==> trial 87 <==
==> flow/design.v <==
module gcd (
    input  logic        clk_i,
    input  logic        rst_i,
    input  logic        start_i,
    input  logic [31:0] a_i,
    input  logic [31:0] b_i,
    output logic        busy_o,
    output logic        valid_o,
    output logic [31:0] result_o
);
    logic [31:0] a, a_nxt;
    logic [31:0] b, b_nxt;
    logic [5:0]  k, k_nxt;           
    logic [31:0] result, result_nxt;
    typedef enum logic [3:0] {
        IDLE       = 4'b0000,
        LOAD       = 4'b0001,
        CHK_ZERO   = 4'b0010,
        FACTOR2    = 4'b0011,
        STRIP_A    = 4'b0100,
        STRIP_B    = 4'b0101,
        CMP        = 4'b0110,
        SUB        = 4'b0111,
        DONE       = 4'b1000
    } state_t;
    state_t state, state_nxt;
    logic a_is_zero, b_is_zero;
    logic both_even, a_even, b_even;
    logic a_gt_b;
    logic b_will_be_zero;           
    assign a_is_zero = (a == 0);
    assign b_is_zero = (b == 0);
    assign both_even = (a[0] == 0) && (b[0] == 0);
    assign a_even    = (a[0] == 0);
    assign b_even    = (b[0] == 0);
    assign a_gt_b    = (a > b);
    logic load_inputs, inc_k, shift_a, shift_b, swap, set_res;
    always_comb begin
        state_nxt   = state;
        load_inputs = 1'b0;
        inc_k       = 1'b0;
        shift_a     = 1'b0;
        shift_b     = 1'b0;
        swap        = 1'b0;
        set_res     = 1'b0;
        a_nxt      = a;
        b_nxt      = b;
        k_nxt      = k;
        result_nxt = result;
        b_will_be_zero = 1'b0;
        case (state)
            IDLE: begin
                if (start_i) begin
                    load_inputs = 1'b1;           
                    state_nxt   = LOAD;
                end
            end
            LOAD: begin
                a_nxt = a_i;                      
                b_nxt = b_i;
                k_nxt = 6'd0;                     
                state_nxt = CHK_ZERO;
            end
            CHK_ZERO: begin
                if (a_is_zero && b_is_zero) begin
                    set_res     = 1'b1;
                    result_nxt  = 32'd0;
                    state_nxt   = DONE;
                end else if (a_is_zero) begin
                    set_res     = 1'b1;
                    result_nxt  = b;
                    state_nxt   = DONE;
                end else if (b_is_zero) begin
                    set_res     = 1'b1;
                    result_nxt  = a;
                    state_nxt   = DONE;
                end else begin
                    state_nxt = FACTOR2;
                end
            end
            FACTOR2: begin
                if (both_even) begin
                    shift_a = 1'b1;
                    shift_b = 1'b1;
                    inc_k   = 1'b1;
                    a_nxt = a >> 1;
                    b_nxt = b >> 1;
                    k_nxt = k + 1'b1;
                    state_nxt = FACTOR2;           
                end else begin
                    state_nxt = STRIP_A;
                end
            end
            STRIP_A: begin
                if (a_even) begin
                    shift_a = 1'b1;
                    a_nxt   = a >> 1;
                    state_nxt = STRIP_A;
                end else begin
                    state_nxt = STRIP_B;
                end
            end
            STRIP_B: begin
                if (b_even) begin
                    shift_b = 1'b1;
                    b_nxt   = b >> 1;
                    state_nxt = STRIP_B;
                end else begin
                    state_nxt = CMP;
                end
            end
            CMP: begin
                if (a_gt_b) begin
                    swap  = 1'b1;
                    a_nxt = b;
                    b_nxt = a;
                end
                state_nxt = SUB;
            end
            SUB: begin
                b_nxt = b - a;                      
                b_will_be_zero = (b_nxt == 0);
                if (b_will_be_zero) begin
                    set_res     = 1'b1;
                    result_nxt  = a << k;         
                    state_nxt   = DONE;
                end else begin
                    state_nxt = STRIP_B;
                end
            end
            DONE: begin
                state_nxt = IDLE;                  
            end
            default: state_nxt = IDLE;            
        endcase
    end
    always_ff @(posedge clk_i or posedge rst_i) begin
        if (rst_i) begin
            a      <= 32'd0;
            b      <= 32'd0;
            k      <= 6'd0;
            result <= 32'd0;
        end else begin
            a      <= a_nxt;
            b      <= b_nxt;
            k      <= k_nxt;
            result <= result_nxt;
        end
    end
    always_ff @(posedge clk_i or posedge rst_i) begin
        if (rst_i)
            state <= IDLE;
        else
            state <= state_nxt;
    end
    always_ff @(posedge clk_i or posedge rst_i) begin
        if (rst_i) begin
            busy_o   <= 1'b0;
            valid_o  <= 1'b0;
            result_o <= 32'd0;
        end else begin
            busy_o   <= (state != IDLE) && (state != DONE);
            valid_o  <= set_res;                
            result_o <= result_nxt;
        end
    end
endmodule
==> flow/run.sh <==
#!/bin/bash
# the make line also repeats each setting of config.mk as NAME=value (left out here)
make -C /OpenROAD-flow-scripts/flow DESIGN_CONFIG=/design/flow/config.mk WORK_HOME=/design/flow/orfs CLKGATE_MAP_FILE= finish
==> flow/config.mk <==
export PLATFORM = sky130hd
export DESIGN_NAME = gcd
export DESIGN_NICKNAME = gcd
export VERILOG_FILES = /design/flow/design.v
export SDC_FILE = /design/flow/constraint.sdc
export NUM_CORES = 4
export LEC_CHECK = 0
export ABC_AREA = 1
export CAP_MARGIN = 10
export CELL_PAD_IN_SITES_DETAIL_PLACEMENT = 1
export CORE_MARGIN = 5
export CORE_UTILIZATION = 58
export CTS_CLUSTER_SIZE = 86
export GPL_ROUTABILITY_DRIVEN = 0
export GPL_TIMING_DRIVEN = 0
export MAX_ROUTING_LAYER = met5
export MIN_ROUTING_LAYER = met1
export PLACE_DENSITY = 0.64
export SETUP_SLACK_MARGIN = 1.22
export SLEW_MARGIN = 0
export TNS_END_PERCENT = 45
==> flow/constraint.sdc <==
create_clock -name core_clock -period 5.26 [get_ports {clk_i}]
set_input_delay 1.0520 -clock core_clock [delete_from_list [all_inputs] [get_ports {clk_i}]]
set_output_delay 1.0520 -clock core_clock [all_outputs]
set_load 0.01 [all_outputs]
==> trial 64 (differences from trial 87) <==
Settings changed: CAP_MARGIN 10 to 20, CELL_PAD_IN_SITES_DETAIL_PLACEMENT 1 to 0, CELL_PAD_IN_SITES_GLOBAL_PLACEMENT set to 0, CORE_MARGIN 5 to 3, CORE_UTILIZATION 58 to 70, CTS_CLUSTER_DIAMETER set to 32, CTS_CLUSTER_SIZE 86 to 76, GPL_ROUTABILITY_DRIVEN 0 to unset, GPL_TIMING_DRIVEN 0 to unset, MAX_ROUTING_LAYER met5 to unset, PLACE_DENSITY 0.64 to unset, PLACE_DENSITY_LB_ADDON set to 0.01, SETUP_SLACK_MARGIN 1.22 to unset, SLEW_MARGIN 0 to 20, TNS_END_PERCENT 45 to 55.
==> flow/constraint.sdc (replaced) <==
create_clock -name core_clock -period 3.16 [get_ports {clk_i}]
set_input_delay 0.6320 -clock core_clock [delete_from_list [all_inputs] [get_ports {clk_i}]]
set_output_delay 0.6320 -clock core_clock [all_outputs]
set_load 0.01 [all_outputs]
==> build 33 (differences from trial 87) <==
Settings changed: ABC_AREA 1 to unset, CAP_MARGIN 10 to 20, CELL_PAD_IN_SITES_DETAIL_PLACEMENT 1 to unset, CORE_MARGIN 5 to 2, CORE_UTILIZATION 58 to 72, CTS_CLUSTER_DIAMETER set to 26, CTS_CLUSTER_SIZE 86 to 79, GPL_ROUTABILITY_DRIVEN 0 to unset, GPL_TIMING_DRIVEN 0 to unset, MAX_ROUTING_LAYER met5 to unset, MIN_ROUTING_LAYER met1 to unset, PLACE_DENSITY 0.64 to 0.35, SETUP_SLACK_MARGIN 1.22 to 0.33, SLEW_MARGIN 0 to 20, TNS_END_PERCENT 45 to unset.
==> flow/constraint.sdc (replaced) <==
create_clock -name core_clock -period 3.96 [get_ports {clk_i}]
set_input_delay 0.7920 -clock core_clock [delete_from_list [all_inputs] [get_ports {clk_i}]]
set_output_delay 0.7920 -clock core_clock [all_outputs]
set_load 0.01 [all_outputs]
==> trial 43 (differences from trial 87) <==
Settings changed: CAP_MARGIN 10 to 35, CELL_PAD_IN_SITES_DETAIL_PLACEMENT 1 to 2, CELL_PAD_IN_SITES_GLOBAL_PLACEMENT set to 2, CORE_MARGIN 5 to 8, CORE_UTILIZATION 58 to 32, CTS_CLUSTER_SIZE 86 to 76, GPL_ROUTABILITY_DRIVEN 0 to unset, GPL_TIMING_DRIVEN 0 to unset, MAX_ROUTING_LAYER met5 to unset, PLACE_DENSITY 0.64 to unset, PLACE_DENSITY_LB_ADDON set to 0.01, SETUP_SLACK_MARGIN 1.22 to unset, SLEW_MARGIN 0 to 10, TNS_END_PERCENT 45 to 60.
==> flow/constraint.sdc (replaced) <==
create_clock -name core_clock -period 2.97 [get_ports {clk_i}]
set_input_delay 0.5940 -clock core_clock [delete_from_list [all_inputs] [get_ports {clk_i}]]
set_output_delay 0.5940 -clock core_clock [all_outputs]
set_load 0.01 [all_outputs]
==> summary of the runs <==
- Build 33 failed in 5_1_grt, error GRT-0232. Trial 43 completed and failed the layout checks on setup timing. Trial 64 finished but fails on setup timing. Trial 87 died in 3_5_place_dp.
- Of trial 64 and trial 43, trial 43 has the higher clock-buffer cell count (gap 1).
- Of trial 43 and trial 64, trial 43 has the higher routed wire length (gap 45%, measured against trial 64).
- In trial 43 the design area is larger than in trial 64, by about 17%.
- Of trial 43 and trial 64, trial 43 has the higher critical path depth (gap 15).
- In sequential cell count, trial 64 and trial 43 do not differ.
- First-iteration DRC count: trial 43 is smaller than trial 64 (73%).

==> run a <==
RTL: the design.v shown in full above, as it stands there.
Settings: LEC_CHECK=0, ABC_AREA=0, CAP_MARGIN=20, CELL_PAD_IN_SITES_DETAIL_PLACEMENT=0, CELL_PAD_IN_SITES_GLOBAL_PLACEMENT=0, CORE_MARGIN=2, CORE_UTILIZATION=70, CTS_CLUSTER_DIAMETER=26, CTS_CLUSTER_SIZE=76, MIN_ROUTING_LAYER=met1, PLACE_DENSITY=0.64, SETUP_SLACK_MARGIN=0.47, SLEW_MARGIN=20, TNS_END_PERCENT=55; clock period 3.18 ns.
run.sh (not shown) runs the stock make flow with config.mk's settings and CLKGATE_MAP_FILE=.
==> inputs of run b, as changes to run a <==
Settings changed: CELL_PAD_IN_SITES_DETAIL_PLACEMENT 0 to unset, CELL_PAD_IN_SITES_GLOBAL_PLACEMENT 0 to unset, CORE_ASPECT_RATIO set to 1.98, CORE_UTILIZATION 70 to 40, CTS_CLUSTER_DIAMETER 26 to 379, CTS_CLUSTER_SIZE 76 to 98, MIN_ROUTING_LAYER met1 to unset, PLACE_DENSITY 0.64 to unset, PLACE_DENSITY_LB_ADDON set to 0.04, SETUP_SLACK_MARGIN 0.47 to -0.6, TNS_END_PERCENT 55 to 10.
==> flow/constraint.sdc (replaced) <==
create_clock -name core_clock -period 6.0 [get_ports {clk_i}]
set_input_delay 1.2000 -clock core_clock [delete_from_list [all_inputs] [get_ports {clk_i}]]
set_output_delay 1.2000 -clock core_clock [all_outputs]
set_load 0.01 [all_outputs]
==> inputs of run c, as changes to run a <==
Settings changed: CELL_PAD_IN_SITES_GLOBAL_PLACEMENT 0 to 3, CORE_ASPECT_RATIO set to 0.5, CORE_MARGIN 2 to 8, CORE_UTILIZATION 70 to 32, CTS_CLUSTER_DIAMETER 26 to 309, CTS_CLUSTER_SIZE 76 to 98, PLACE_DENSITY 0.64 to unset, PLACE_DENSITY_LB_ADDON set to 0.01, SETUP_SLACK_MARGIN 0.47 to unset.
==> flow/constraint.sdc (replaced) <==
create_clock -name core_clock -period 8.45 [get_ports {clk_i}]
set_input_delay 1.6900 -clock core_clock [delete_from_list [all_inputs] [get_ports {clk_i}]]
set_output_delay 1.6900 -clock core_clock [all_outputs]
set_load 0.01 [all_outputs]
==> qor summary <==
	run b	run a	run c
Die boundary height	221 um	121 um	138 um
Actual slew at the worst max-slew pin	1.02 ns	-	1.04 ns
Area taken by flip-flops and latches	2700 sq um	-	2700 sq um
Post-layout period usage	83.2%	-	61.0%
Worst endpoint data arrival time	5.26 ns	-	5.43 ns
Max Freq	0.200 GHz	-	0.194 GHz
Worst reg-to-reg setup slack	1.01 ns	-	3.30 ns
Kind of critical path	reg2reg	-	reg2reg
Result of the run	complete, no violations	stopped before the end	complete, no violations
Failing step	-	5_1_grt	-
Final sum of negative setup slack	0 ns	-	0 ns
Critical path buffers and inverters	2	-	1
Seq/total area	24.8%	-	24.5%
Wire length on met2	20.0 mm	-	17.0 mm
Comb. cell area	6170 sq um	-	6190 sq um
Worst r2r path cells	14	-	13
Non-clock buffer count	122	-	122
Final Instance Count excl. Fillers	1,490	-	1,599
Fillcell total	2,399	-	3,111
Placed instance area	10,600 sq um	12,100 sq um	10,700 sq um
Routed vias	9,495	-	9,535
